Design synth_top, start of the top module:
module synth_top(
    input clk,
    input rst,
    input btnL,
    input [15:0] sw,
    output [3:0] led,
	output pmod_1,	 
	output pmod_2,	 
	output pmod_4	 
    );
Size: roughly 6400 cells after synthesis, roughly 290 flip-flops, roughly 26 I/O pins, about 0.051 mm2 of cells after synthesis.
clock: 22.0 ns
lec_check: 0
cap_margin: 40
core_aspect_ratio: 1.35
core_margin: 2
core_utilization: 72
cts_cluster_diameter: 383
cts_cluster_size: 36
gpl_routability_driven: 0
place_density_lb_addon: 0.0
slew_margin: 20
run.sh (not shown) runs the stock make flow with config.mk's settings and CLKGATE_MAP_FILE=.
The baseline did not get past clock tree synthesis (4_1_cts) with DPL-0033.
Next try:
==> flow/config.mk (replaced) <==
export PLATFORM = sky130hd
export DESIGN_NAME = synth_top
export DESIGN_NICKNAME = synth_top
export VERILOG_FILES = /design/flow/design.v
export SDC_FILE = /design/flow/constraint.sdc
export NUM_CORES = 4
export LEC_CHECK = 0
export CAP_MARGIN = 20
export CORE_MARGIN = 2
export CORE_UTILIZATION = 70
export SLEW_MARGIN = 20
==> flow/constraint.sdc (replaced) <==
create_clock -name core_clock -period 95.5 [get_ports {clk}]
set_input_delay 19.1000 -clock core_clock [delete_from_list [all_inputs] [get_ports {clk}]]
set_output_delay 19.1000 -clock core_clock [all_outputs]
set_load 0.01 [all_outputs]
Effect: Now the flow completed with no timing, DRC or antenna violations; synthesized cell count stays the same; synthesized area stays the same; die area goes up by a few percent.
Next try:
--- a/flow/config.mk
+++ b/flow/config.mk
@@ -7,0 +8 @@
+export ABC_AREA = 1
@@ -10,0 +12,2 @@
+export CTS_CLUSTER_DIAMETER = 380
+export MAX_ROUTING_LAYER = met4
==> flow/constraint.sdc (replaced) <==
create_clock -name core_clock -period 70.0 [get_ports {clk}]
set_input_delay 14.0000 -clock core_clock [delete_from_list [all_inputs] [get_ports {clk}]]
set_output_delay 14.0000 -clock core_clock [all_outputs]
set_load 0.01 [all_outputs]
With this change the flow stopped in clock tree synthesis (4_1_cts).
Die size rose by a few percent.
Synthesized area rose by a few percent.
Synthesized cell count rose by about a fifth.

---

synth_top again, from the RTL that the note above started with.
==> flow/config.mk <==
export PLATFORM = sky130hd
export DESIGN_NAME = synth_top
export DESIGN_NICKNAME = synth_top
export VERILOG_FILES = /design/flow/design.v
export SDC_FILE = /design/flow/constraint.sdc
export NUM_CORES = 4
export LEC_CHECK = 0
export ABC_AREA = 1
export CAP_MARGIN = 20
export CORE_MARGIN = 2
export CORE_UTILIZATION = 72
export SLEW_MARGIN = 20
==> flow/constraint.sdc <==
create_clock -name core_clock -period 107.0 [get_ports {clk}]
set_input_delay 21.4000 -clock core_clock [delete_from_list [all_inputs] [get_ports {clk}]]
set_output_delay 21.4000 -clock core_clock [all_outputs]
set_load 0.01 [all_outputs]
The first run passed the timing, DRC and antenna checks.
Next try:
--- a/flow/config.mk
+++ b/flow/config.mk
@@ -7,6 +7,7 @@
 export LEC_CHECK = 0
-export ABC_AREA = 1
 export CAP_MARGIN = 20
 export CORE_MARGIN = 2
-export CORE_UTILIZATION = 72
+export CORE_UTILIZATION = 40
+export CTS_CLUSTER_DIAMETER = 138
+export PLACE_DENSITY_LB_ADDON = 0.26
 export SLEW_MARGIN = 20
==> flow/constraint.sdc (replaced) <==
create_clock -name core_clock -period 100.0 [get_ports {clk}]
set_input_delay 20.0000 -clock core_clock [delete_from_list [all_inputs] [get_ports {clk}]]
set_output_delay 20.0000 -clock core_clock [all_outputs]
set_load 0.01 [all_outputs]
=>
- The new run finished with timing, DRC and antenna clean
- setup slack gets worse by 4.7 ns
- worst hold slack gains 0.025 ns
- fmax rises by a few percent
- via count fell by a few percent

---

== run A ==
synth_top again, from the RTL that the note above started with.
make LEC_CHECK=0 CAP_MARGIN=20 CORE_ASPECT_RATIO=0.89 CORE_MARGIN=10 CORE_UTILIZATION=36 SLEW_MARGIN=5 finish   # period 100.0 ns
diff inputs: run A => run B
# run A
export LEC_CHECK = 0
export CAP_MARGIN = 20
export CORE_ASPECT_RATIO = 0.89
export CORE_MARGIN = 10
export CORE_UTILIZATION = 36
export SLEW_MARGIN = 5
create_clock -name core_clock -period 100.0 [get_ports {clk}]
# run B
export LEC_CHECK = 0
export CAP_MARGIN = 20
export CORE_MARGIN = 2
export CORE_UTILIZATION = 40
export SLEW_MARGIN = 20
create_clock -name core_clock -period 57.9 [get_ports {clk}]
## What came out
[run B] flow finished | final checks: failed | reasons: negative setup slack. The final reports for run B and run A show buffer count from post-CTS setup fixing higher in the former. [diff] final area, run B relative to run A: regression. Of run B and run A, the lower proportion of cell area spent on the clock network belongs to run B. Comparing run B and run A, the higher met1 usage in global routing was measured on run B. Number of global-route vias before repair, run B and run A: lower on run A. Run B ended up with tri_wave_len[9] as its critical path startpoint; run A ended up with tri_wave_len[8]. Flop share of the area: run B < run A.
The inputs of run C differ from those of run B as listed below.
# run B
export LEC_CHECK = 0
export CAP_MARGIN = 20
export CORE_MARGIN = 2
export CORE_UTILIZATION = 40
export SLEW_MARGIN = 20
create_clock -name core_clock -period 57.9 [get_ports {clk}]
# run C
export LEC_CHECK = 0
export ABC_AREA = 1
export CAP_MARGIN = 20
export CORE_MARGIN = 2
export CORE_UTILIZATION = 72
export SLEW_MARGIN = 20
create_clock -name core_clock -period 123.0 [get_ports {clk}]
### Flow results
- Of run C and run B, only run B fails to finish with a clean layout.
- From the logs: run B reached the end of the flow and failed the layout checks with negative setup slack.
- In the route summary, run C ends up with a via count below that of run B.
- In the metrics for run C and run B, the one carrying the lower floorplan-stage core utilization is run B.
- Looking at combinational family with the most area after synthesis, the simple AND/OR/NAND/NOR gates result is from run C; the adder cells one comes from run B.
- Total routing usage reported by global routing for run C is higher than for run B.
- Compared with run B, run C shows a total of clock buffers placed in the layout that is about 25% higher.
- The run with more setup slack is run C; run B has less.
Here is what was changed in the inputs of run D compared with run C.
# run C
export LEC_CHECK = 0
export ABC_AREA = 1
export CAP_MARGIN = 20
export CORE_MARGIN = 2
export CORE_UTILIZATION = 72
export SLEW_MARGIN = 20
create_clock -name core_clock -period 123.0 [get_ports {clk}]
# run D
export LEC_CHECK = 0
export CAP_MARGIN = 20
export CORE_MARGIN = 2
export CORE_UTILIZATION = 27
export SLEW_MARGIN = 20
create_clock -name core_clock -period 123.0 [get_ports {clk}]
Results
Sort run C and run D by critical path depth asc -> top: run D. Per the comparison of run D with run C, wire length of the first global-routing pass went up. As of run D, multi-input combinational gate total had fallen by a little under 10% compared to run C. Post-synthesis chip area from yosys, run C and run D: lower on run D. Diff run C -> run D: count of final hold-check violations ~0 delta, post-CTS setup repair buffer count ~0 delta.
